== harbor ==
## PCPU
module PCPU(
	input clock,
	input enable,
	input reset,
	input start,
	input [15:0] d_datain,
	input [15:0] i_datain,
	input [3:0] select_y,
	output wire [7:0] d_addr,
	output wire [15:0] d_dataout,
	output wire d_we,
	output wire [7:0] i_addr,
	output reg [15:0] y
);
Settings: LEC_CHECK=0, CAP_MARGIN=20, CELL_PAD_IN_SITES_DETAIL_PLACEMENT=0, CELL_PAD_IN_SITES_GLOBAL_PLACEMENT=0, CORE_ASPECT_RATIO=0.85, CORE_MARGIN=2, CORE_UTILIZATION=61, CTS_CLUSTER_SIZE=44, GPL_ROUTABILITY_DRIVEN=1, GPL_TIMING_DRIVEN=1, HOLD_SLACK_MARGIN=0.13, SETUP_SLACK_MARGIN=-0.33, SLEW_MARGIN=5; clock period 3.4 ns.
run.sh (not shown) runs the stock make flow with config.mk's settings and CLKGATE_MAP_FILE=.
harbor -> stages 100% | layout checks FAIL | setup timing
Here is what was changed in the inputs of indigo compared with harbor.
Settings: CELL_PAD_IN_SITES_DETAIL_PLACEMENT: 0 -> unset; SETUP_SLACK_MARGIN: -0.33 -> unset; HOLD_SLACK_MARGIN: 0.13 -> unset; SLEW_MARGIN: 5 -> 20; CORE_UTILIZATION: 61 -> 36; CTS_CLUSTER_SIZE: 44 -> unset; CELL_PAD_IN_SITES_GLOBAL_PLACEMENT: 0 -> unset; CORE_ASPECT_RATIO: 0.85 -> unset; GPL_TIMING_DRIVEN: 1 -> unset; GPL_ROUTABILITY_DRIVEN: 1 -> unset; the clock period (ns, I/O delays scaled along): 3.4 -> 8.7.
==> comparison <==
Global-route usage ends up higher on harbor.
indigo against harbor: post-place setup slack higher; critical path data required time moved up; wire length of the first global-routing pass now smaller; sequential share of layout area grew by 3.6 points.
No stage failed in indigo, and the final checks on the layout all came back clean.
Changes observed in indigo relative to harbor: inserted tap cell count climbed 382, sequential cell count has remained practically unchanged.

* * *

## job 101
Starting RTL as in the previous note.
## PCPU
module PCPU(
	input clock,
	input enable,
	input reset,
	input start,
	input [15:0] d_datain,
	input [15:0] i_datain,
	input [3:0] select_y,
	output wire [7:0] d_addr,
	output wire [15:0] d_dataout,
	output wire d_we,
	output wire [7:0] i_addr,
	output reg [15:0] y
);
clock: 1.77 ns
lec_check: 0
cap_margin: 20
cell_pad_in_sites_detail_placement: 0
cell_pad_in_sites_global_placement: 0
core_aspect_ratio: 1.19
core_margin: 2
core_utilization: 61
cts_cluster_size: 44
gpl_routability_driven: 0
gpl_timing_driven: 1
hold_slack_margin: 0.13
max_routing_layer: met4
place_density_lb_addon: 0.01
setup_slack_margin: 0.52
slew_margin: 5
Run status, job 101: aborted in global routing (5_1_grt), error GRT-0116
Here is what was changed in the inputs of job 102 compared with job 101.
- clearing SETUP_SLACK_MARGIN, which used to be 0.52
- clearing GPL_ROUTABILITY_DRIVEN, which used to be 0
- swapping 61 for 52 in CORE_UTILIZATION
- clearing CORE_ASPECT_RATIO, which used to be 1.19
- clearing CELL_PAD_IN_SITES_DETAIL_PLACEMENT, which used to be 0
- clearing GPL_TIMING_DRIVEN, which used to be 1
- clearing HOLD_SLACK_MARGIN, which used to be 0.13
- clearing MAX_ROUTING_LAYER, which used to be met4
- swapping 5 for 20 in SLEW_MARGIN
- clearing CELL_PAD_IN_SITES_GLOBAL_PLACEMENT, which used to be 0
- clearing PLACE_DENSITY_LB_ADDON, which used to be 0.01
- clearing CTS_CLUSTER_SIZE, which used to be 44
- swapping 1.77 for 5.21 in the clock period (ns, I/O delays scaled along)
[summary]
- Job 102 | status: complete | timing, DRC, antenna: pass
- Post-synthesis cell type count came out exactly the same in job 102 and job 101.
- Of job 102 and job 101, the run reporting the higher initial core utilization was job 101.
- Synthesized area came out exactly the same in job 102 and job 101.
- When job 102 is set beside job 101, its number of standard-cell rows in the floorplan turns out to be 1.2% smaller.
- Compared with job 101, in job 102 hold buffer count at cts decreased 1, number of cells after detailed placement down 816.
- Across both runs, die outline width was higher for job 102 than for job 101.
- On post-placement setup slack: between job 102 and job 101, it ends up lower for job 101.
- When job 102 is set beside job 101, its buffers inserted during post-CTS setup optimization turns out to be 129 smaller.
- Job 102 gives less height of the die than job 101 did.
## Diff of input files: job 103 against job 102
- CORE_UTILIZATION changed from 52 to 66
- the clock period (ns, I/O delays scaled along) changed from 5.21 to 4.44
==> comparison <==
The layout from job 103, despite a flow that completed every stage, fails the layout checks, with the failing checks listed as negative setup slack. What job 102 reported for die area has to be multiplied by 0.79 to get the figure for job 103. Compared with job 102, in job 103 global placement routability congestion grew by 10%; stage delay of the slowest cell on the critical path shows an increase of 210 ps. Sequential share of layout area across job 103 and job 102: no real change. The combinational gate area number comes out lower for job 102 vs job 103.
Input-level comparison between job 104 and job 103:
- SETUP_SLACK_MARGIN newly set to 0.16
- CORE_UTILIZATION changed from 66 to 40
- the clock period (ns, I/O delays scaled along) changed from 4.44 to 5.23
--- outcome ---
Job 104: full flow OK, the timing, design-rule and antenna checks passed. Job 103 -> job 104: area of the chip increased by more than half. Job 104 vs. job 103: number of antenna violations at the first check in global routing fell by 18; routed wire length rose by 9800 µm; total non-filler cell area in the finished layout rose by about 1%; number of well taps rose by 63%. A cell type of the slowest stage on the worst timing path of sky130_fd_sc_hd__a32oi_1 is what job 104 shows, while sky130_fd_sc_hd__mux2i_2 belongs to job 103. In job 104, delay of the slowest cell on the worst path is higher than in job 103. In the metrics for job 104 and job 103, the one carrying the lower sequential share of cell area is job 104. Relative area change from synthesis to final layout is higher on job 104.
Here is what was changed in the inputs of job 105 compared with job 104.
- an added PLACE_DENSITY of 0.65
- an added CTS_CLUSTER_SIZE of 35
- a change of CAP_MARGIN from 20 to 5
- a change of SETUP_SLACK_MARGIN from 0.16 to 0.53
- a change of CORE_UTILIZATION from 40 to 72
- a change of the clock period (ns, I/O delays scaled along) from 5.23 to 3.63
==> results <==
Job 105: number of H-tree levels lower than job 104
Delta (job 105 minus job 104): number of top-level pins neither gained nor lost much; total die size lost 44%; area after synthesis neither gained nor lost much; number of register bits inferred by synthesis neither gained nor lost much.
Job 105 vs job 104, die width went down by 65 µm.
When job 105 is set beside job 104, its area of the core region turns out to be 28000 µm² smaller.
Of job 104 and job 105, only job 105 never reached the final stage.
The flow ended early for job 105: it failed with a tool error in global routing (5_1_grt).
Job 104 → job 105: minimum setup slack after placement shrank by 650 ps; post-CTS resize count saw an increase.
Higher CTS buffer count was reported by job 104, not job 105.
Across both runs, floorplan row count was lower for job 105 than for job 104.

* * *

## build 72
Starting RTL as in the previous note.
==> flow/config.mk <==
export PLATFORM = sky130hd
export DESIGN_NAME = PCPU
export DESIGN_NICKNAME = PCPU
export VERILOG_FILES = /design/flow/design.v
export SDC_FILE = /design/flow/constraint.sdc
export NUM_CORES = 4
export LEC_CHECK = 0
export CAP_MARGIN = 20
export CELL_PAD_IN_SITES_DETAIL_PLACEMENT = 0
export CELL_PAD_IN_SITES_GLOBAL_PLACEMENT = 3
export CORE_MARGIN = 8
export CORE_UTILIZATION = 49
export GPL_ROUTABILITY_DRIVEN = 1
export MAX_ROUTING_LAYER = met4
export MIN_ROUTING_LAYER = met2
export PLACE_DENSITY_LB_ADDON = 0.12
export SETUP_SLACK_MARGIN = -0.11
export SLEW_MARGIN = 30
export TNS_END_PERCENT = 40
==> flow/constraint.sdc <==
create_clock -name core_clock -period 3.15 [get_ports {clock}]
set_input_delay 0.6300 -clock core_clock [delete_from_list [all_inputs] [get_ports {clock}]]
set_output_delay 0.6300 -clock core_clock [all_outputs]
set_load 0.01 [all_outputs]
FAIL build 72 @ global placement without I/O (3_1_place_gp_skip_io): tool exited with error
Input-level comparison between build 30 and build 72:
==> flow/config.mk <==
export PLATFORM = sky130hd
export DESIGN_NAME = PCPU
export DESIGN_NICKNAME = PCPU
export VERILOG_FILES = /design/flow/design.v
export SDC_FILE = /design/flow/constraint.sdc
export NUM_CORES = 4
export LEC_CHECK = 0
export CAP_MARGIN = 20
export CORE_ASPECT_RATIO = 1.75
export CORE_MARGIN = 2
export CORE_UTILIZATION = 59
export SLEW_MARGIN = 20
==> flow/constraint.sdc <==
create_clock -name core_clock -period 2.95 [get_ports {clock}]
set_input_delay 0.5900 -clock core_clock [delete_from_list [all_inputs] [get_ports {clock}]]
set_output_delay 0.5900 -clock core_clock [all_outputs]
set_load 0.01 [all_outputs]
==> comparison <==
Build 30: GRT-0116 in global routing (5_1_grt) -> run aborted. Diff build 72 -> build 30: die size fell by 15000 µm², synthesized cell count essentially unchanged, die boundary height went up 14%.
Input-level comparison between build 10 and build 30:
diff --git a/flow/config.mk b/flow/config.mk
--- a/flow/config.mk
+++ b/flow/config.mk
@@ -7,6 +7,5 @@
 export LEC_CHECK = 0
 export CAP_MARGIN = 20
-export CORE_ASPECT_RATIO = 1.75
 export CORE_MARGIN = 2
-export CORE_UTILIZATION = 59
+export CORE_UTILIZATION = 40
 export SLEW_MARGIN = 20
==> flow/constraint.sdc <==
create_clock -name core_clock -period 5.23 [get_ports {clock}]
set_input_delay 1.0460 -clock core_clock [delete_from_list [all_inputs] [get_ports {clock}]]
set_output_delay 1.0460 -clock core_clock [all_outputs]
set_load 0.01 [all_outputs]
==> results <==
- Build 10 went all the way through synthesis, placement and routing and the layout is clean on timing, DRC and antenna.
- Delta (build 10 minus build 30): die extent in x shows an increase of 59%, height of the chip -23 µm.
- [compare] base=build 30 new=build 10: sequential cell area fraction in the yosys report shows no meaningful change, H-tree depth rose 1.
Edits applied to the flow inputs when going from build 10 to build 40:
diff --git a/flow/config.mk b/flow/config.mk
--- a/flow/config.mk
+++ b/flow/config.mk
@@ -6,6 +6,10 @@
 export NUM_CORES = 4
 export LEC_CHECK = 0
+export ABC_AREA = 1
 export CAP_MARGIN = 20
 export CORE_MARGIN = 2
-export CORE_UTILIZATION = 40
+export CORE_UTILIZATION = 72
+export CTS_CLUSTER_DIAMETER = 218
+export CTS_CLUSTER_SIZE = 99
+export SETUP_SLACK_MARGIN = 0.89
 export SLEW_MARGIN = 20
==> flow/constraint.sdc <==
create_clock -name core_clock -period 3.03 [get_ports {clock}]
set_input_delay 0.6060 -clock core_clock [delete_from_list [all_inputs] [get_ports {clock}]]
set_output_delay 0.6060 -clock core_clock [all_outputs]
set_load 0.01 [all_outputs]
==> comparison <==
- Build 40 did not run to completion, as it errored out during clock tree synthesis (4_1_cts).
- Simple-gate area share of the yosys netlist was lower in build 10 than in build 40.
- Build 40 against build 10; final weighted congestion in routability-driven placement is up by more than 10%.
- In terms of adder and majority gate portion of the synthesized area, build 10 and build 40 differ only marginally.
- In the reports for build 40 and build 10, the smaller chip area from the yosys synthesis statistics belongs to build 40.
- Lower xor and xnor fraction of the mapped netlist area goes to build 40 over build 10.
- From build 10 to build 40 the numbers moved as follows: sum of net half-perimeters after detailed placement lower; core region area lower; portion of the post-synthesis area used by sequential elements higher.
Edits applied to the flow inputs when going from build 40 to build 11:
==> flow/config.mk <==
export PLATFORM = sky130hd
export DESIGN_NAME = PCPU
export DESIGN_NICKNAME = PCPU
export VERILOG_FILES = /design/flow/design.v
export SDC_FILE = /design/flow/constraint.sdc
export NUM_CORES = 4
export LEC_CHECK = 0
export CAP_MARGIN = 20
export CORE_MARGIN = 2
export CORE_UTILIZATION = 55
export SLEW_MARGIN = 20
==> flow/constraint.sdc <==
create_clock -name core_clock -period 5.23 [get_ports {clock}]
set_input_delay 1.0460 -clock core_clock [delete_from_list [all_inputs] [get_ports {clock}]]
set_output_delay 1.0460 -clock core_clock [all_outputs]
set_load 0.01 [all_outputs]
Both conditions hold for build 11: the flow ran to the end and the final layout passed the timing, design-rule and antenna checks. Diff build 40 -> build 11 | synthesized cell count | decrease of 775. Between build 11 and build 40, the multiplexer share of the synthesized area is lower for build 40. Higher placeable core region among build 11 and build 40: build 11. Combinational family with the most area after synthesis: AND-OR/OR-AND gates -> build 11, simple AND/OR/NAND/NOR gates -> build 40. Build 11 vs build 40, yosys stat chip area went up by about 1.8%. Of build 11 and build 40, build 40 shows the higher count of placed standard cells including taps, with build 11 below it. Changes observed in build 11 relative to build 40: net count after synthesis dropped about 20%, area fraction in and, or, nand and nor cells after synthesis dropped 12 points, area after synthesis climbed 460 µm², floorplan utilization dropped 18 points.

* * *

PCPU again, from the RTL that the note above started with.
Settings: LEC_CHECK=0, ABC_AREA=1, CAP_MARGIN=20, CELL_PAD_IN_SITES_DETAIL_PLACEMENT=2, CELL_PAD_IN_SITES_GLOBAL_PLACEMENT=2, CORE_ASPECT_RATIO=1.75, CORE_MARGIN=2, CORE_UTILIZATION=59, GPL_ROUTABILITY_DRIVEN=0, GPL_TIMING_DRIVEN=0, SETUP_SLACK_MARGIN=0.82, SLEW_MARGIN=10, TNS_END_PERCENT=35; clock period 3.22 ns.
The starting point died in 3_1_place_gp_skip_io.
Change:
Settings changed: ABC_AREA 1 to default, CELL_PAD_IN_SITES_GLOBAL_PLACEMENT 2 to 1, CORE_ASPECT_RATIO 1.75 to default, CORE_MARGIN 2 to 10, CORE_UTILIZATION 59 to 55, GPL_TIMING_DRIVEN 0 to 1, SETUP_SLACK_MARGIN 0.82 to default, SLEW_MARGIN 10 to 20, TNS_END_PERCENT 35 to default.
Clock period 3.22 ns to 5.5 ns, I/O delays scaled along.
Result: With this change the flow died in 3_5_place_dp, error DPL-0033; die size rises by a quarter to a third; area after synthesis rises slightly; synthesized cell count falls by about a fifth.

* * *

== v34 ==
Starting RTL as in the previous note.
clock: 1.77 ns
lec_check: 0
cap_margin: 20
cell_pad_in_sites_detail_placement: 0
cell_pad_in_sites_global_placement: 0
core_aspect_ratio: 1.19
core_margin: 2
core_utilization: 61
cts_cluster_diameter: 378
cts_cluster_size: 48
gpl_routability_driven: 0
gpl_timing_driven: 1
hold_slack_margin: 0.13
max_routing_layer: met4
place_density_lb_addon: 0.01
setup_slack_margin: 0.52
slew_margin: 5
v34 terminated abnormally: global routing (5_1_grt) reported GRT-0116.
Relative to v34, the following input files were edited for v17:
Settings: SETUP_SLACK_MARGIN no longer set, was 0.52; GPL_ROUTABILITY_DRIVEN no longer set, was 0; CORE_ASPECT_RATIO no longer set, was 1.19; CTS_CLUSTER_SIZE no longer set, was 48; PLACE_DENSITY_LB_ADDON no longer set, was 0.01; HOLD_SLACK_MARGIN no longer set, was 0.13; MAX_ROUTING_LAYER no longer set, was met4; CELL_PAD_IN_SITES_DETAIL_PLACEMENT no longer set, was 0; CELL_PAD_IN_SITES_GLOBAL_PLACEMENT no longer set, was 0; SLEW_MARGIN now 20, was 5; CTS_CLUSTER_DIAMETER no longer set, was 378; GPL_TIMING_DRIVEN no longer set, was 1; CORE_UTILIZATION now 40, was 61; the clock period (ns, I/O delays scaled along) now 5.5, was 1.77.
## What came out
v17 did not stop at any stage, and its layout met the timing, design-rule and antenna checks.
Die span in y of v17 exceeds that of v34 by more than 10%.
Sort v17 and v34 by post-CTS setup buffer count asc -> top: v17
| number of H-tree branching levels | v17 vs v34 | 1 higher |
Comparing v34 with v17, the synthesized cell count came out essentially unchanged.
Across both runs, placed wire-length estimate was higher for v17 than for v34.
[v17] number of buffers inserted during clock tree synthesis rose 26 relative to v34
Diff v34 -> v17: area of the chip increased 51%; minimum setup slack after placement grew by 2.51 ns.

* * *

== v37 ==
Starting RTL as in the previous note.
==> flow/config.mk <==
export PLATFORM = sky130hd
export DESIGN_NAME = PCPU
export DESIGN_NICKNAME = PCPU
export VERILOG_FILES = /design/flow/design.v
export SDC_FILE = /design/flow/constraint.sdc
export NUM_CORES = 4
export LEC_CHECK = 0
export CAP_MARGIN = 20
export CELL_PAD_IN_SITES_DETAIL_PLACEMENT = 2
export CELL_PAD_IN_SITES_GLOBAL_PLACEMENT = 1
export CORE_MARGIN = 10
export CORE_UTILIZATION = 70
export CTS_CLUSTER_DIAMETER = 381
export GPL_ROUTABILITY_DRIVEN = 1
export GPL_TIMING_DRIVEN = 1
export SLEW_MARGIN = 20
==> flow/constraint.sdc <==
create_clock -name core_clock -period 5.5 [get_ports {clock}]
set_input_delay 1.1000 -clock core_clock [delete_from_list [all_inputs] [get_ports {clock}]]
set_output_delay 1.1000 -clock core_clock [all_outputs]
set_load 0.01 [all_outputs]
v37: it failed during global placement without I/O, and the tool reported GPL-0301.
The inputs of v4 differ from those of v37 as listed below.
==> flow/config.mk <==
export PLATFORM = sky130hd
export DESIGN_NAME = PCPU
export DESIGN_NICKNAME = PCPU
export VERILOG_FILES = /design/flow/design.v
export SDC_FILE = /design/flow/constraint.sdc
export NUM_CORES = 4
export LEC_CHECK = 0
export ABC_AREA = 1
export CAP_MARGIN = 20
export CORE_MARGIN = 2
export CORE_UTILIZATION = 66
export SLEW_MARGIN = 20
==> flow/constraint.sdc <==
create_clock -name core_clock -period 3.3 [get_ports {clock}]
set_input_delay 0.6600 -clock core_clock [delete_from_list [all_inputs] [get_ports {clock}]]
set_output_delay 0.6600 -clock core_clock [all_outputs]
set_load 0.01 [all_outputs]
Notes after the runs:
For v4, the flow was terminated by a tool error in global routing and produced no final design.
From v37 to v4 the numbers moved as follows: count of unique library cells instantiated by Yosys shows a reduction of 34; placeable core region went up.
Area fraction in compound gates after synthesis in v4 is 2.8 points lower than in v37
Delta (v4 minus v37): proportion of synthesized area in mux cells has decreased; synthesized area has decreased; number of placement rows has increased.
The inputs of v8 differ from those of v4 as listed below.
diff --git a/flow/config.mk b/flow/config.mk
--- a/flow/config.mk
+++ b/flow/config.mk
@@ -6,7 +6,9 @@
 export NUM_CORES = 4
 export LEC_CHECK = 0
-export ABC_AREA = 1
 export CAP_MARGIN = 20
+export CELL_PAD_IN_SITES_DETAIL_PLACEMENT = 2
+export CORE_ASPECT_RATIO = 1.75
 export CORE_MARGIN = 2
-export CORE_UTILIZATION = 66
+export CORE_UTILIZATION = 59
+export GPL_TIMING_DRIVEN = 0
 export SLEW_MARGIN = 20
==> flow/constraint.sdc <==
create_clock -name core_clock -period 3.22 [get_ports {clock}]
set_input_delay 0.6440 -clock core_clock [delete_from_list [all_inputs] [get_ports {clock}]]
set_output_delay 0.6440 -clock core_clock [all_outputs]
set_load 0.01 [all_outputs]
==> results <==
v8: it failed during detailed placement, and the tool reported DPL-0033.
Comparing v4 and v8, the lower fraction of synthesized cell area in xor and xnor cells is on v4.
v8 gives more weighted congestion at the end of routability-driven global placement than v4 did.
Yosys synthesis chip area (lower): v4
Re area after synthesis: v4 was lower than v8.
Width of the die down 38 µm in v8 wrt v4
Largest combinational cell category by area = simple AND/OR/NAND/NOR gates: v4; largest combinational cell category by area = AND-OR/OR-AND gates: v8
Number of input and output port buffers inserted: v8 < v4
